==> inputs of trial 27 <==
==> flow/design.v <==
module mapper #(
    parameter DIM4_WIDTH = 8,  
    parameter DIM3_WIDTH = 8, 
    parameter DIM2_WIDTH = 8,  
    parameter DIM1_WIDTH = 8,
    parameter IDX4_WIDTH = 8,  
    parameter IDX3_WIDTH = 8, 
    parameter IDX2_WIDTH = 8,  
    parameter IDX1_WIDTH = 8,
    parameter ROW_MAJOR = 1,   
    parameter ADDR_WIDTH = 32 
)( 
    input  logic                        clk,            
    input  logic                        rst,            
    input  logic [DIM4_WIDTH - 1:0]     dim4, 
    input  logic [DIM3_WIDTH - 1:0]     dim3, 
    input  logic [DIM2_WIDTH - 1:0]     dim2,
    input  logic [DIM1_WIDTH - 1:0]     dim1,
    input  logic [IDX4_WIDTH - 1:0]     idx4,
    input  logic [IDX3_WIDTH - 1:0]     idx3, 
    input  logic [IDX2_WIDTH - 1:0]     idx2,
    input  logic [IDX1_WIDTH - 1:0]     idx1,
    input  logic [ADDR_WIDTH - 1:0]     base_addr,
    output logic [ADDR_WIDTH - 1:0]     addr
);
    logic [ADDR_WIDTH - 1:0] mult1_result, mult2_result, mult3_result;
    logic [ADDR_WIDTH - 1:0] dim3_dim2_dim1, dim2_dim1;
    logic [ADDR_WIDTH - 1:0] addr_temp;
    generate
        if (ROW_MAJOR) begin : row_major_block
            always_ff @(posedge clk or posedge rst) begin
                if (rst) begin
                    dim2_dim1 <= '0;
                    dim3_dim2_dim1 <= '0;
                end else begin
                    dim2_dim1 <= dim2 * dim1;
                    dim3_dim2_dim1 <= dim3 * dim2 * dim1;
                end
            end
            always_ff @(posedge clk or posedge rst) begin
                if (rst) begin
                    mult1_result <= '0;
                    mult2_result <= '0;
                    mult3_result <= '0;
                end else begin
                    mult1_result <= idx4 * dim3_dim2_dim1;
                    mult2_result <= idx3 * dim2_dim1;
                    mult3_result <= idx2 * dim1;
                end
            end
            always_ff @(posedge clk or posedge rst) begin
                if (rst) begin
                    addr_temp <= '0;
                end else begin
                    addr_temp <= base_addr + mult1_result + mult2_result + mult3_result + idx1;
                end
            end
        end else begin : column_major_block
            always_ff @(posedge clk or posedge rst) begin
                if (rst) begin
                    dim2_dim1 <= '0;
                    dim3_dim2_dim1 <= '0;
                end else begin
                    dim2_dim1 <= dim2 * dim1;
                    dim3_dim2_dim1 <= dim3 * dim2 * dim1;
                end
            end
            always_ff @(posedge clk or posedge rst) begin
                if (rst) begin
                    mult1_result <= '0;
                    mult2_result <= '0;
                    mult3_result <= '0;
                end else begin
                    mult1_result <= idx4 * dim3_dim2_dim1;
                    mult2_result <= idx3 * dim2_dim1;
                    mult3_result <= idx1 * dim2;
                end
            end
            always_ff @(posedge clk or posedge rst) begin
                if (rst) begin
                    addr_temp <= '0;
                end else begin
                    addr_temp <= base_addr + mult1_result + mult2_result + mult3_result + idx2;
                end
            end
        end
    endgenerate
    assign addr = addr_temp;
endmodule
==> flow/run.sh <==
#!/bin/bash
# the make line also repeats each setting of config.mk as NAME=value (left out here)
make -C /OpenROAD-flow-scripts/flow DESIGN_CONFIG=/design/flow/config.mk WORK_HOME=/design/flow/orfs CLKGATE_MAP_FILE= finish
==> flow/config.mk <==
export PLATFORM = sky130hd
export DESIGN_NAME = mapper
export DESIGN_NICKNAME = mapper
export VERILOG_FILES = /design/flow/design.v
export SDC_FILE = /design/flow/constraint.sdc
export NUM_CORES = 4
export LEC_CHECK = 0
export CAP_MARGIN = 25
export CELL_PAD_IN_SITES_GLOBAL_PLACEMENT = 2
export CORE_ASPECT_RATIO = 1.75
export CORE_MARGIN = 2
export CORE_UTILIZATION = 40
export CTS_CLUSTER_SIZE = 49
export GPL_ROUTABILITY_DRIVEN = 0
export GPL_TIMING_DRIVEN = 0
export MAX_ROUTING_LAYER = met5
export PLACE_DENSITY_LB_ADDON = 0.23
export SLEW_MARGIN = 30
export TNS_END_PERCENT = 15
==> flow/constraint.sdc <==
create_clock -name core_clock -period 12.0 [get_ports {clk}]
set_input_delay 2.4000 -clock core_clock [delete_from_list [all_inputs] [get_ports {clk}]]
set_output_delay 2.4000 -clock core_clock [all_outputs]
set_load 0.01 [all_outputs]
==> trial 58 (differences from trial 27) <==
Settings changed: ABC_AREA set to 1, CAP_MARGIN 25 to 20, CELL_PAD_IN_SITES_GLOBAL_PLACEMENT 2 to not set, CORE_ASPECT_RATIO 1.75 to not set, CTS_CLUSTER_DIAMETER set to 80, CTS_CLUSTER_SIZE 49 to 28, GPL_ROUTABILITY_DRIVEN 0 to not set, GPL_TIMING_DRIVEN 0 to not set, MAX_ROUTING_LAYER met5 to met4, PLACE_DENSITY_LB_ADDON 0.23 to not set, SLEW_MARGIN 30 to 20, TNS_END_PERCENT 15 to not set.
==> impl_metrics.csv <==
group,metric,value,unit
run_status,status,"complete, no violations",
place,place_inst,4833,
detailed_routing,dr.pass1.iters,7,
critical_path,cp-startpoint,"dim2[6]",
The numbers above come from trial 58.

==> impl_metrics.csv <==
group,metric,value,unit
grt,overflow,0,
job,max-cap-violations,0,
grt,use_met1,0.2358,
run_status,status,"complete, no violations",
place,place_inst,3777,
critical_path,cp-startpoint,"dim2[2]",
grt,grt_antenna_before_repair,2,
detailed_routing,dr.pass1.iters,4,
The numbers above come from trial 27.

